Design FIR_Periph, start of the top module:
module FIR_Periph #
(parameter C_S_AXI_ADDR_WIDTH = 8, C_S_AXI_DATA_WIDTH = 32, DATA_WIDTH =16, NUM_FILTERS=3, NUM_TAPS=15) (
    input clk,
    input calc,
    output reg calcDone,
    input channel,
    input [DATA_WIDTH-1:0] rawData,
    output reg [DATA_WIDTH-1:0] filterData,
    output reg enabled,
    input                               rd,
    input      [C_S_AXI_ADDR_WIDTH-1:0] rdAddr,
    output reg [C_S_AXI_DATA_WIDTH-1:0] rdData,
    input                               wr,
    input      [C_S_AXI_ADDR_WIDTH-1:0] wrAddr,
    input      [C_S_AXI_DATA_WIDTH-1:0] wrData,
    input reset_l
);
parameter ADDR_WIDTH = C_S_AXI_ADDR_WIDTH-$clog2(C_S_AXI_DATA_WIDTH/8);  
parameter BYTE_BITS = $clog2(C_S_AXI_DATA_WIDTH/8);
parameter TAP_ADDR_WIDTH = $clog2(NUM_TAPS);
parameter RESET = 0, IDLE = 1, CALC = 2 ;
reg [3:0] nextState, currentState;
reg [TAP_ADDR_WIDTH-1:0] hAddr, xAddr;
reg [DATA_WIDTH-1:0] hData, xData;
reg wrX[0:1];
reg [TAP_ADDR_WIDTH-1:0] currentIndex[0:1], currentIndex_D [0:1];
reg [TAP_ADDR_WIDTH-1:0]        xIndex, xIndex_D, hIndex, hIndex_D;
wire signed [DATA_WIDTH-1:0] x[1:0];
reg signed [DATA_WIDTH-1:0] MAC[0:NUM_FILTERS-1], MAC_D [0:NUM_FILTERS-1];
reg signed [2*DATA_WIDTH-1:0] MAC_D_temp [0:NUM_FILTERS-1], temp_output[0:NUM_FILTERS-1];
reg [DATA_WIDTH-1:0] y_D;
reg signed [DATA_WIDTH-1:0] atten[0:NUM_FILTERS-1], atten_D [0:NUM_FILTERS-1];
reg channel_D, channel_Q;
reg [C_S_AXI_DATA_WIDTH-1:0] status, status_D;
ram #(.ADDR_WIDTH(TAP_ADDR_WIDTH),.DATA_WIDTH(DATA_WIDTH)) ram_x0 (
    .clk(clk),
    .addr(xAddr),
    .write_enable(wrX[0]),
    .data_in(xData),
    .data_out(x[0])
);
ram #(.ADDR_WIDTH(TAP_ADDR_WIDTH),.DATA_WIDTH(DATA_WIDTH)) ram_x1 (
    .clk(clk),
    .addr(xAddr),
    .write_enable(wrX[1]),
    .data_in(xData),
    .data_out(x[1])
);
reg wrH [0:NUM_FILTERS-1];
wire signed [DATA_WIDTH-1:0] h  [0:NUM_FILTERS-1];
genvar j;
generate
  ...
Size: roughly 11000 cells after synthesis, roughly 1400 flip-flops, roughly 110000 um^2 of cells after synthesis.
Settings: LEC_CHECK=0, ABC_AREA=1, CAP_MARGIN=20, CORE_MARGIN=2, CORE_UTILIZATION=72, CTS_CLUSTER_SIZE=97, PLACE_DENSITY=0.43, SLEW_MARGIN=20; clock period 8.73 ns.
run.sh (not shown) runs the stock make flow with config.mk's settings and CLKGATE_MAP_FILE=.
The baseline never finished: it broke off in global routing (GRT-0232).
Change:
Settings changed: ABC_AREA 1 to unset, CORE_UTILIZATION 72 to 60, CTS_CLUSTER_SIZE 97 to unset, PLACE_DENSITY 0.43 to 0.6.
Clock period 8.73 ns to 23.6 ns, I/O delays scaled along.
After rerunning:
- With this change the flow completed with no timing, DRC or antenna violations
- area after synthesis is higher by about 1%
- die area climbs by about 20%
- synthesized cell count shrinks by 7.7%
Change:
Settings changed: CAP_MARGIN 20 to 15, CELL_PAD_IN_SITES_GLOBAL_PLACEMENT set to 0, CORE_ASPECT_RATIO set to 1.97, CORE_MARGIN 2 to 9, CORE_UTILIZATION 60 to 27, CTS_CLUSTER_DIAMETER set to 192, GPL_TIMING_DRIVEN set to 0, MAX_ROUTING_LAYER set to met4, PLACE_DENSITY 0.6 to unset, SETUP_SLACK_MARGIN set to 2.03, SLEW_MARGIN 20 to 10, TNS_END_PERCENT set to 20.
Clock period 23.6 ns to 25.5 ns, I/O delays scaled along.
Via count went up by 2.9%.
Global-route usage is lower by 13 points.
Core utilization decreases by 38 points.
Worst setup slack improves by 1.1 ns.
Sequential share of layout area decreases by 0.88 points.
Final area came out higher by 2.9%.
Die area increases by 130%.
Routed wire length climbs by 40%.

========
Starting RTL as in the previous note.
Settings: LEC_CHECK=0, ABC_AREA=1, CAP_MARGIN=15, CORE_MARGIN=2, CORE_UTILIZATION=70, CTS_CLUSTER_DIAMETER=28, MAX_ROUTING_LAYER=met4, PLACE_DENSITY=0.6, SETUP_SLACK_MARGIN=5.0, SLEW_MARGIN=20; clock period 19.5 ns.
The first run stopped in 5_1_grt on GRT-0232.
Next try:
--- a/flow/config.mk
+++ b/flow/config.mk
@@ -8,9 +8,8 @@
 export ABC_AREA = 1
-export CAP_MARGIN = 15
+export CAP_MARGIN = 20
 export CORE_MARGIN = 2
-export CORE_UTILIZATION = 70
-export CTS_CLUSTER_DIAMETER = 28
+export CORE_UTILIZATION = 67
 export MAX_ROUTING_LAYER = met4
 export PLACE_DENSITY = 0.6
-export SETUP_SLACK_MARGIN = 5.0
 export SLEW_MARGIN = 20
+export TNS_END_PERCENT = 5
==> flow/constraint.sdc (replaced) <==
create_clock -name core_clock -period 19.1 [get_ports {clk}]
set_input_delay 3.8200 -clock core_clock [delete_from_list [all_inputs] [get_ports {clk}]]
set_output_delay 3.8200 -clock core_clock [all_outputs]
set_load 0.01 [all_outputs]
=> Now the flow finished but failed the layout checks on setup timing; synthesized cell count is unchanged; synthesized area does not change; die size is higher by 4.4%.
Next try:
--- a/flow/config.mk
+++ b/flow/config.mk
@@ -7,9 +7,6 @@
 export LEC_CHECK = 0
-export ABC_AREA = 1
 export CAP_MARGIN = 20
 export CORE_MARGIN = 2
-export CORE_UTILIZATION = 67
-export MAX_ROUTING_LAYER = met4
+export CORE_UTILIZATION = 45
 export PLACE_DENSITY = 0.6
 export SLEW_MARGIN = 20
-export TNS_END_PERCENT = 5
==> flow/constraint.sdc (replaced) <==
create_clock -name core_clock -period 23.6 [get_ports {clk}]
set_input_delay 4.7200 -clock core_clock [delete_from_list [all_inputs] [get_ports {clk}]]
set_output_delay 4.7200 -clock core_clock [all_outputs]
set_load 0.01 [all_outputs]
The changed run completed with no timing, DRC or antenna violations.
Via count came out lower by 11%.
Synthesized cell count goes down by 7.7%.
Clock skew decreases by 0.042 ns.
Clock-buffer cell count does not change.
Next try:
--- a/flow/config.mk
+++ b/flow/config.mk
@@ -7,6 +7,7 @@
 export LEC_CHECK = 0
-export CAP_MARGIN = 20
+export CAP_MARGIN = 15
 export CORE_MARGIN = 2
-export CORE_UTILIZATION = 45
-export PLACE_DENSITY = 0.6
+export CORE_UTILIZATION = 71
+export SETUP_SLACK_MARGIN = 3.97
 export SLEW_MARGIN = 20
+export TNS_END_PERCENT = 5
==> flow/constraint.sdc (replaced) <==
create_clock -name core_clock -period 15.5 [get_ports {clk}]
set_input_delay 3.1000 -clock core_clock [delete_from_list [all_inputs] [get_ports {clk}]]
set_output_delay 3.1000 -clock core_clock [all_outputs]
set_load 0.01 [all_outputs]
Result: This time the run finished with setup timing left; non-clock buffer count is higher by 223; sequential share of layout area decreases by 0.52 points; die area goes down by well over a third.
Next try:
==> flow/config.mk (replaced) <==
export PLATFORM = sky130hd
export DESIGN_NAME = FIR_Periph
export DESIGN_NICKNAME = FIR_Periph
export VERILOG_FILES = /design/flow/design.v
export SDC_FILE = /design/flow/constraint.sdc
export NUM_CORES = 4
export LEC_CHECK = 0
export ABC_AREA = 1
export CAP_MARGIN = 20
export CELL_PAD_IN_SITES_GLOBAL_PLACEMENT = 1
export CORE_MARGIN = 8
export CORE_UTILIZATION = 45
export CTS_CLUSTER_DIAMETER = 26
export GPL_TIMING_DRIVEN = 0
export MAX_ROUTING_LAYER = met4
export MIN_ROUTING_LAYER = met1
export PLACE_DENSITY_LB_ADDON = 0.09
export SETUP_SLACK_MARGIN = -1.12
export SLEW_MARGIN = 35
export TNS_END_PERCENT = 70
==> flow/constraint.sdc (replaced) <==
create_clock -name core_clock -period 24.0 [get_ports {clk}]
set_input_delay 4.8000 -clock core_clock [delete_from_list [all_inputs] [get_ports {clk}]]
set_output_delay 4.8000 -clock core_clock [all_outputs]
set_load 0.01 [all_outputs]
Outcome: The new run completed, yet does not pass: setup timing. Core utilization went down by 31 points. Synthesized cell count went up by a little under a tenth. Non-clock buffer count decreases by 834.
